// CONV
module CONV(
	input			clk,               
	input			reset,             
	output reg		busy,	            
	input			ready,	            
	output reg[11:0]	iaddr,            
	input signed[19:0]	idata,            
	output reg 	     cwr,              
	output reg[11:0] 	caddr_wr,         
	output reg[19:0] 	cdata_wr,         
	output reg	 crd,               
	output reg[11:0]	caddr_rd,         
	input	[19:0]		cdata_rd,         
	output reg[2:0] 	csel              
);
parameter signed bias = 40'h0013100000;    
parameter signed K0_0 = 20'h0A89E;         
parameter signed K0_1 = 20'h092D5;         
parameter signed K0_2 = 20'h06D43;         
parameter signed K0_3 = 20'h01004;         
parameter signed K0_4 = 20'hF8F71;         
parameter signed K0_5 = 20'hF6E54;         
parameter signed K0_6 = 20'hFA6D7;         
parameter signed K0_7 = 20'hFC834;         
parameter signed K0_8 = 20'hFAC19;         
parameter IDLE       = 3'd0;    
parameter READ_CONV  = 3'd1;    
parameter WRITE_L0   = 3'd2;    
parameter DELAY1     = 3'd3;    
parameter READ_L0    = 3'd4;    
parameter WRITE_L1   = 3'd5;    
parameter DELAY2     = 3'd6;    
parameter FINISH     = 3'd7;    
reg [5:0] x, y, L1_x, L1_y;             
reg [3:0] counter_kdata, counter_kaddr;   
reg [2:0] counter_layer1;	            
reg [2:0] current_state, next_state;    
  ...
Size in the first run: ~180 flip-flops, ~110 I/O pins, about 0.026 sq mm of cells after synthesis.
export LEC_CHECK = 0
export CAP_MARGIN = 5
export CORE_MARGIN = 2
export CORE_UTILIZATION = 72
export HOLD_SLACK_MARGIN = -0.08
export SETUP_SLACK_MARGIN = -0.64
export SLEW_MARGIN = 20
create_clock -name core_clock -period 6.53 [get_ports {clk}]
run.sh (not shown) runs the stock make flow with config.mk's settings and CLKGATE_MAP_FILE=.
The starting point finished but failed the layout checks on setup timing.
Change:
--- a/flow/config.mk
+++ b/flow/config.mk
@@ -10,4 +10,5 @@
 export CORE_UTILIZATION = 72
 export HOLD_SLACK_MARGIN = -0.08
-export SETUP_SLACK_MARGIN = -0.64
+export PLACE_DENSITY = 0.64
+export SETUP_SLACK_MARGIN = 0.9
 export SLEW_MARGIN = 20
==> flow/constraint.sdc (replaced) <==
create_clock -name core_clock -period 7.5 [get_ports {clk}]
set_input_delay 1.5000 -clock core_clock [delete_from_list [all_inputs] [get_ports {clk}]]
set_output_delay 1.5000 -clock core_clock [all_outputs]
set_load 0.01 [all_outputs]
The new run completed, yet does not pass: setup timing.
Sequential power falls by about 10%.
Worst hold slack degrades by 0.013 ns.
Via count went down by 3.3%.
Clock skew climbs by 0.019 ns.
Core utilization is lower by 0.83 points.
Change:
==> flow/config.mk (replaced) <==
export PLATFORM = sky130hd
export DESIGN_NAME = CONV
export DESIGN_NICKNAME = CONV
export VERILOG_FILES = /design/flow/design.v
export SDC_FILE = /design/flow/constraint.sdc
export NUM_CORES = 4
export LEC_CHECK = 0
export CAP_MARGIN = 20
export CORE_MARGIN = 2
export CORE_UTILIZATION = 65
export SLEW_MARGIN = 20
==> flow/constraint.sdc (replaced) <==
create_clock -name core_clock -period 5.45 [get_ports {clk}]
set_input_delay 1.0900 -clock core_clock [delete_from_list [all_inputs] [get_ports {clk}]]
set_output_delay 1.0900 -clock core_clock [all_outputs]
set_load 0.01 [all_outputs]
What happened: The new run ran to the end with violations: setup timing; final area increases by 4.1%; maximum frequency increases by 6.1%; synthesized cell count is unchanged; worst setup slack gets worse by 1.6 ns; via count decreases by 5.8%; routed wire length decreases by 12%; total power increases by 41%; utilization decreases by 5.7 points.
Change:
--- a/flow/config.mk
+++ b/flow/config.mk
@@ -8,4 +8,8 @@
 export CAP_MARGIN = 20
 export CORE_MARGIN = 2
-export CORE_UTILIZATION = 65
+export CORE_UTILIZATION = 72
+export CTS_CLUSTER_DIAMETER = 144
+export CTS_CLUSTER_SIZE = 82
+export PLACE_DENSITY = 0.35
+export SETUP_SLACK_MARGIN = -0.26
 export SLEW_MARGIN = 20
Outcome:
- The changed run ended with an error in 5_1_grt, error ODB-0269
- die area drops by 9.5%
- synthesized cell count does not change
- synthesized area does not change
Change:
==> flow/config.mk (replaced) <==
export PLATFORM = sky130hd
export DESIGN_NAME = CONV
export DESIGN_NICKNAME = CONV
export VERILOG_FILES = /design/flow/design.v
export SDC_FILE = /design/flow/constraint.sdc
export NUM_CORES = 4
export LEC_CHECK = 0
export CAP_MARGIN = 20
export CORE_MARGIN = 2
export CORE_UTILIZATION = 64
export CTS_CLUSTER_SIZE = 97
export SLEW_MARGIN = 20
==> flow/constraint.sdc (replaced) <==
create_clock -name core_clock -period 8.79 [get_ports {clk}]
set_input_delay 1.7580 -clock core_clock [delete_from_list [all_inputs] [get_ports {clk}]]
set_output_delay 1.7580 -clock core_clock [all_outputs]
set_load 0.01 [all_outputs]
Effect: Now the flow completed with no timing, DRC or antenna violations; die size goes up by 12%; synthesized cell count does not change; synthesized area is unchanged.


== alpha ==
The RTL this note starts from:
==> flow/design.v <==
module CONV(
	input			clk,               
	input			reset,             
	output reg		busy,	            
	input			ready,	            
	output reg[11:0]	iaddr,            
	input signed[19:0]	idata,            
	output reg 	     cwr,              
	output reg[11:0] 	caddr_wr,         
	output reg[19:0] 	cdata_wr,         
	output reg	 crd,               
	output reg[11:0]	caddr_rd,         
	input	[19:0]		cdata_rd,         
	output reg[2:0] 	csel              
);
parameter signed bias = 40'h0013100000;    
parameter signed K0_0 = 20'h0A89E;         
parameter signed K0_1 = 20'h092D5;         
parameter signed K0_2 = 20'h06D43;         
parameter signed K0_3 = 20'h01004;         
parameter signed K0_4 = 20'hF8F71;         
parameter signed K0_5 = 20'hF6E54;         
parameter signed K0_6 = 20'hFA6D7;         
parameter signed K0_7 = 20'hFC834;         
parameter signed K0_8 = 20'hFAC19;         
parameter IDLE       = 3'd0;    
parameter READ_CONV  = 3'd1;    
parameter WRITE_L0   = 3'd2;    
parameter DELAY1     = 3'd3;    
parameter READ_L0    = 3'd4;    
parameter WRITE_L1   = 3'd5;    
parameter DELAY2     = 3'd6;    
parameter FINISH     = 3'd7;    
reg [5:0] x, y, L1_x, L1_y;             
reg [3:0] counter_kdata, counter_kaddr;   
reg [2:0] counter_layer1;	            
reg [2:0] current_state, next_state;    
reg signed [19:0] Kernel;               
reg signed [39:0] conv_sum;             
reg signed [19:0] idata_tmp;            
wire signed [39:0] data_conv;
wire signed [19:0] conv_result;
assign data_conv = Kernel * idata_tmp;              
assign conv_result[19:0] = conv_sum[35:16] + conv_sum[15];   
always@(*) begin
	case(counter_kdata)
		4'd1: Kernel = K0_0;
		4'd2: Kernel = K0_1;
		4'd3: Kernel = K0_2;
		4'd4: Kernel = K0_3;
		4'd5: Kernel = K0_4;
		4'd6: Kernel = K0_5;
		4'd7: Kernel = K0_6;
		4'd8: Kernel = K0_7;
		4'd9: Kernel = K0_8;
		default: Kernel = 0;
	endcase
end
always@(posedge clk or posedge reset) begin
	if(reset) 
		current_state <= IDLE;
	else 
		current_state <= next_state;
end
always @(*) begin
	case (current_state)
		IDLE:       next_state = (ready) ? READ_CONV : IDLE;
		READ_CONV:  next_state = (counter_kdata == 4'd10) ? WRITE_L0 : READ_CONV;  
		WRITE_L0:   next_state = DELAY1;
		DELAY1:     next_state = (x == 6'd0 && y == 6'd0) ? READ_L0 : READ_CONV;
		READ_L0:    next_state = (counter_layer1 == 3'd4) ? WRITE_L1 : READ_L0;
		WRITE_L1:   next_state = DELAY2;
		DELAY2:     next_state = (L1_x == 6'd0 && L1_y == 6'd0) ? FINISH : READ_L0;
		FINISH:     next_state = FINISH;
		default:    next_state = IDLE;
	endcase
end
always@(posedge clk or posedge reset) begin
	if(reset) begin 
		iaddr <= 12'd0;
	end else if(current_state == READ_CONV) begin 
		case(counter_kaddr)
			4'd0: iaddr <= (y-1)*64 + x-1;
			4'd1: iaddr <= (y-1)*64 + x;
			4'd2: iaddr <= (y-1)*64 + x+1;
			4'd3: iaddr <= y*64 + x-1;
			4'd4: iaddr <= y*64 + x;		 
			4'd5: iaddr <= y*64 + x+1;		
			4'd6: iaddr <= (y+1)*64 + x-1;
			4'd7: iaddr <= (y+1)*64 + x;
			4'd8: iaddr <= (y+1)*64 + x+1;
			default: iaddr <= iaddr;
		endcase
	end
end
always@(posedge clk or posedge reset) begin
	if(reset) 
		counter_kaddr <= 4'd0;
	else if(current_state == READ_CONV) 
		counter_kaddr <= counter_kaddr + 4'd1;
	else 
		counter_kaddr <= counter_kaddr;
end
always@(posedge clk or posedge reset) begin
	if(reset) 
		idata_tmp <= 0;
	else if(current_state == READ_CONV) begin
		case(counter_kdata)
			4'd0: idata_tmp <= (x == 0 || y == 0) ? 20'd0 : idata;
			4'd1: idata_tmp <= (y == 0) ? 20'd0 : idata;
			4'd2: idata_tmp <= (x == 63 || y == 0) ? 20'd0 : idata;
			4'd3: idata_tmp <= (x == 0) ? 20'd0 : idata;
			4'd4: idata_tmp <= idata;
			4'd5: idata_tmp <= (x == 63) ? 20'd0 : idata;
			4'd6: idata_tmp <= (x == 0 || y == 63) ? 20'd0 : idata;
			4'd7: idata_tmp <= (y == 63) ? 20'd0 : idata;
			4'd8: idata_tmp <= (x == 63 || y == 63) ? 20'd0 : idata;
			default: idata_tmp <= idata_tmp;
		endcase
	end 
end
always@(posedge clk or posedge reset) begin
	if(reset) 
		conv_sum <= 40'd0;
	else if(current_state == READ_CONV) begin
		if(counter_kdata == 0) 
			conv_sum <= 40'd0;
		else if(counter_kdata == 10)     
			conv_sum <= conv_sum + bias;
		else  
			conv_sum <= conv_sum + data_conv;  
	end
end
always@(posedge clk or posedge reset) begin
	if(reset) 
		busy <= 0;
	else if(ready) 
		busy <= 1; 
	else if(current_state == FINISH) 
		busy <= 0;
end
always@(posedge clk or posedge reset) begin
	if(reset) 
		cwr <= 1'd0;
	else if(current_state == WRITE_L0 || current_state == WRITE_L1)
		cwr <= 1'd1;
	else 
		cwr <= 1'd0;
end
always@(posedge clk or posedge reset) begin
	if(reset) 
		crd <= 1'd0;
	else if(current_state == READ_L0) 
		crd <= 1'd1;
	else 
		crd <= 1'd0;
end
always@(posedge clk or posedge reset) begin
	if(reset) 
		csel <= 3'b000;
	else if(current_state == WRITE_L0) 
		csel <= 3'b001;
	else if(current_state == WRITE_L1) 
		csel <= 3'b011;
	else if(current_state == READ_L0) 
		csel <= 3'b001;
	else 
		csel <= csel;
end
always@(posedge clk or posedge reset) begin
	if(reset) 
		caddr_rd <= 12'd0;
	else if(current_state == READ_L0) begin
		case(counter_layer1)
			3'd0: caddr_rd <= L1_y*64 + L1_x;
			3'd1: caddr_rd <= L1_y*64 + L1_x+1;
			3'd2: caddr_rd <= (L1_y+1)*64 + L1_x;
			3'd3: caddr_rd <= (L1_y+1)*64 + L1_x+1;
		endcase 
	end
end
always@(posedge clk or posedge reset) begin
	if(reset) 
		caddr_wr <= 0;
	else if(current_state == WRITE_L0)  
		caddr_wr <= y * 64 + x; 
	else if(current_state == WRITE_L1)  
		caddr_wr <= (L1_y/2) * 32 + (L1_x/2);  
end
reg signed [19:0] current_max;
always@(posedge clk or posedge reset) begin
	if(reset) begin
		cdata_wr <= 20'd0;
		current_max <= 20'd0; 
	end else begin
		case(current_state)
			WRITE_L0:  
				cdata_wr <= (conv_sum[39]) ? 20'd0 : conv_result;
			READ_L0: begin				
				if(counter_layer1 == 3'd1) begin	 
					current_max <= cdata_rd; 		 
				end else begin
					current_max <= (cdata_rd > current_max) ? cdata_rd : current_max;
				end
			end
			WRITE_L1: begin
				cdata_wr <= current_max;
				current_max <= 20'h00000;  
			end
			default: begin
			end
		endcase
	end
end
always@(posedge clk or posedge reset) begin
	if(reset) begin
		x <= 6'd0; 
		y <= 6'd0;
	end else if(current_state == WRITE_L0) begin
		if(x == 6'd63) begin  
			x <= 6'd0;
			y <= y + 6'd1;
		end else begin
			x <= x + 6'd1;
		end
	end
end
always@(posedge clk or posedge reset) begin
	if(reset) begin
		L1_x <= 6'd0; 
		L1_y <= 6'd0;
	end else if(current_state == WRITE_L1) begin
		if(L1_x == 6'd62) begin
			L1_x <= 0;
			L1_y <= L1_y + 2;
		end else begin
			L1_x <= L1_x + 2;
		end
	end
end
always@(posedge clk or posedge reset) begin
	if(reset) 
		counter_kdata <= 4'd0;
	else 
		counter_kdata <= counter_kaddr;
end
always@(posedge clk or posedge reset) begin
	if(reset) 
		counter_layer1 <= 0;
	else if(current_state == READ_L0) 
		counter_layer1 <= counter_layer1 + 3'd1;
	else 
		counter_layer1 <= 0;
end
endmodule
clock: 6.44 ns
lec_check: 0
cap_margin: 20
core_margin: 2
core_utilization: 72
cts_cluster_diameter: 373
cts_cluster_size: 98
setup_slack_margin: 1.42
slew_margin: 20
Layout checks on alpha: not met. Flow itself completed; violations: max-capacitance violations, max-slew violations, negative setup slack.
Edits applied to the flow inputs when going from alpha to beta:
- SETUP_SLACK_MARGIN no longer set, was 1.42
- CTS_CLUSTER_SIZE no longer set, was 98
- CORE_UTILIZATION now 52, was 72
- CTS_CLUSTER_DIAMETER no longer set, was 373
Notes after the runs:
Flip-flop and latch share of the layout cell area, alpha and beta: lower on beta. Looking only at starting utilization of the core area, and setting everything else aside, the lower value of alpha and beta goes to beta. Taking alpha as the reference, in beta combinational fraction of design power saw a decrease, utilization went down by 24 points, die height rose by about 17%. As for a clean layout from alpha and beta, there is none.
### beta -> gamma
- CORE_UTILIZATION now 40, was 52
- the clock period (ns, I/O delays scaled along) now 8.0, was 6.44
### Flow results
Max proportion of total power due to net switching across gamma and beta: gamma. gamma: sequential share of cell area is 1.2 points higher than what beta reported. In summary, gamma completed successfully, with a layout that passed the timing, design-rule and antenna checks. Compared with beta, gamma shows a lower number of buffers other than clock buffers in the final layout. Diff beta -> gamma: final standard cell area without fillers shrank by 2400 sq um, clock network fraction of total power went up by 2.1 points, via-per-instance ratio moved down, final antenna-violating net count flat.
> inputs changed (gamma -> delta)
- CORE_UTILIZATION: 40 -> 65
- the clock period (ns, I/O delays scaled along): 8.0 -> 6.6
==> results <==
Changes observed in delta relative to gamma: fmax stayed essentially flat, routed metal-1 wirelength now sits lower, cell count after placement decreased 159, hold slack went down 0.0031 ns. Diff gamma -> delta: via count picked up an extra 2034; non-clock buffering overhead in the final layout picked up an extra 5.5 points. delta completed end to end; final checks failed (negative setup slack).
Power and IR drop assume default switching activity.
